// axi4_slave
module axi4_slave #(
    parameter int          NUM_REGS   = 4     ,
    parameter integer      ID_WIDTH   = 4     ,
    parameter integer      ADDR_WIDTH = 32    ,
    parameter integer      DATA_WIDTH = 32    ,
    parameter logic [31:0] BASE_ADDR  = 32'h0
)(
    input  logic                     ACLK,
    input  logic                     ARESETN,
    input  logic [ID_WIDTH-1:0]       S_AXI_AWID     ,
    input  logic [ADDR_WIDTH-1:0]     S_AXI_AWADDR   ,
    input  logic [7:0]                S_AXI_AWLEN    ,
    input  logic [2:0]                S_AXI_AWSIZE   ,
    input  logic [1:0]                S_AXI_AWBURST  ,
    input  logic                      S_AXI_AWVALID  ,
    output logic                      S_AXI_AWREADY  ,
    input  logic [DATA_WIDTH-1:0]     S_AXI_WDATA    ,
    input  logic [(DATA_WIDTH/8)-1:0] S_AXI_WSTRB    ,
    input  logic                      S_AXI_WLAST    ,
    input  logic                      S_AXI_WVALID   ,
    output logic                      S_AXI_WREADY   ,
    output logic [ID_WIDTH-1:0]       S_AXI_BID      ,
    output logic [1:0]                S_AXI_BRESP    ,
    output logic                      S_AXI_BVALID   ,
    input  logic                      S_AXI_BREADY   ,
    input  logic [ID_WIDTH-1:0  ]     S_AXI_ARID     ,
    input  logic [ADDR_WIDTH-1:0]     S_AXI_ARADDR   ,
    input  logic [7:0]                S_AXI_ARLEN    ,
    input  logic [2:0]                S_AXI_ARSIZE   ,
    input  logic [1:0]                S_AXI_ARBURST  ,
    input  logic                      S_AXI_ARVALID  ,
    output logic                      S_AXI_ARREADY  ,
    output logic [ID_WIDTH-1:0  ]     S_AXI_RID      ,
    output logic [DATA_WIDTH-1:0]     S_AXI_RDATA    ,
    output logic [1:0]                S_AXI_RRESP    ,
    output logic                      S_AXI_RLAST    ,
    output logic                      S_AXI_RVALID   ,
    input  logic                      S_AXI_RREADY   ,
    output logic                      write_en        ,
    output logic                      read_en
);
clock: 71.9 ns
lec_check: 0
abc_area: 1
cap_margin: 15
core_margin: 2
core_utilization: 72
cts_cluster_size: 10
place_density: 0.6
slew_margin: 20
tns_end_percent: 5
run.sh (not shown) runs the stock make flow with config.mk's settings and CLKGATE_MAP_FILE=.
The baseline never finished: it broke off in 3_5_place_dp on DPL-0033.
Next try:
- ABC_AREA: 1 -> default
- CAP_MARGIN: 15 -> 20
- CORE_UTILIZATION: 72 -> 12
- CTS_CLUSTER_SIZE: 10 -> default
- TNS_END_PERCENT: 5 -> default
- clock period: 71.9 -> 275.0 ns (I/O delays scaled with it)
What happened: This time the run went through all stages and came out clean; die area goes up to 5.2 times its value; area after synthesis drops by 12%; synthesized cell count decreases by 27%.

* * *

Starting RTL as in the previous note.
clock: 114.0 ns
lec_check: 0
cap_margin: 20
core_margin: 2
core_utilization: 72
place_density: 0.6
slew_margin: 20
The starting point ran to the end with violations: setup timing.
Rerun with:
- CORE_UTILIZATION: 72 -> 67
- clock period: 114.0 -> 155.0 ns (I/O delays scaled with it)
Result: This time the run completed without violations; synthesized cell count is unchanged; final area is lower by 11%; routed wire length decreases by 18%; die size rises by 7.4%; via count falls by 11%; setup slack gets better by 12000 ps; register-to-register slack improved by 22000 ps.
Rerun with:
- ABC_AREA: unset -> 1
- CORE_UTILIZATION: 67 -> 64
- clock period: 155.0 -> 168.0 ns (I/O delays scaled with it)
=> Count of clock-buffer cells in the layout rises by 2. Worst hold slack stays flat. Cell area came out higher by roughly a tenth. Sequential share of layout area goes down by 1.2 points.
Rerun with:
- ABC_AREA: 1 -> unset
- CORE_UTILIZATION: 64 -> 40
- clock period: 168.0 -> 200.0 ns (I/O delays scaled with it)
After rerunning: The changed run went through all stages and came out clean; final area falls by 9.2%; wire length falls by about 7%; sequential share of layout area rises by 1.0 points; core utilization falls by 24 points; final cell count falls by 19%; area after synthesis falls by 12%; non-clock buffer count rises by 16; register-to-register slack gets better by 16000 ps; critical path depth falls by 114; hold slack gets worse by 11 ps.

* * *

Starting RTL as in the previous note.
Settings: LEC_CHECK=0, CAP_MARGIN=20, CORE_MARGIN=2, CORE_UTILIZATION=71, CTS_CLUSTER_SIZE=34, PLACE_DENSITY=0.66, SLEW_MARGIN=20; clock period 162.0 ns.
Next try:
Settings changed: CORE_UTILIZATION 71 to 40, CTS_CLUSTER_SIZE 34 to not set, PLACE_DENSITY 0.66 to 0.6.
Clock period 162.0 ns to 155.0 ns, I/O delays scaled along.
=>
- The changed run finished with timing, DRC and antenna clean
- global-route usage is lower by 18 points
- setup slack degrades by 4100 ps
- sequential share of layout area is lower by 0.20 points
- count of clock-buffer cells in the layout is higher by 15
- hold slack stays flat
- core utilization is lower by 33 points
- synthesized area is unchanged
- wire length is lower by a few percent
- cell area is higher slightly
Next try:
Settings changed: CORE_UTILIZATION 40 to 58, MAX_ROUTING_LAYER set to met4, PLACE_DENSITY 0.6 to not set.
Clock period 155.0 ns to 105.0 ns, I/O delays scaled along.
Now the flow completed, yet does not pass: capacitance limit, slew limit, setup timing.
Global-route usage climbs by 18 points.
Design area climbs by 31%.
Worst setup slack degrades by 17000 ps.
Next try:
Settings changed: CORE_UTILIZATION 58 to 65, PLACE_DENSITY set to 0.6, TNS_END_PERCENT set to 15.
Clock period 105.0 ns to 160.0 ns, I/O delays scaled along.
Outcome: This time the run produced a clean layout; register-to-register slack gets better by 33000 ps; core utilization goes down by 13 points; via count goes down by about 17%; final area goes down by 25%; routed wire length goes down by about 26%; area after synthesis is unchanged; worst setup slack gets better by 20000 ps.
Next try:
Settings changed: ABC_AREA set to 1, CORE_UTILIZATION 65 to 68, CTS_CLUSTER_DIAMETER set to 339, TNS_END_PERCENT 15 to 5.
Clock period 160.0 ns to 88.0 ns, I/O delays scaled along.
Result: Now the flow never finished: it broke off in global routing (5_1_grt), error GRT-0232. Synthesized area grows by 13%. Synthesized cell count rose by 37%. Die area rose by 8.3%.
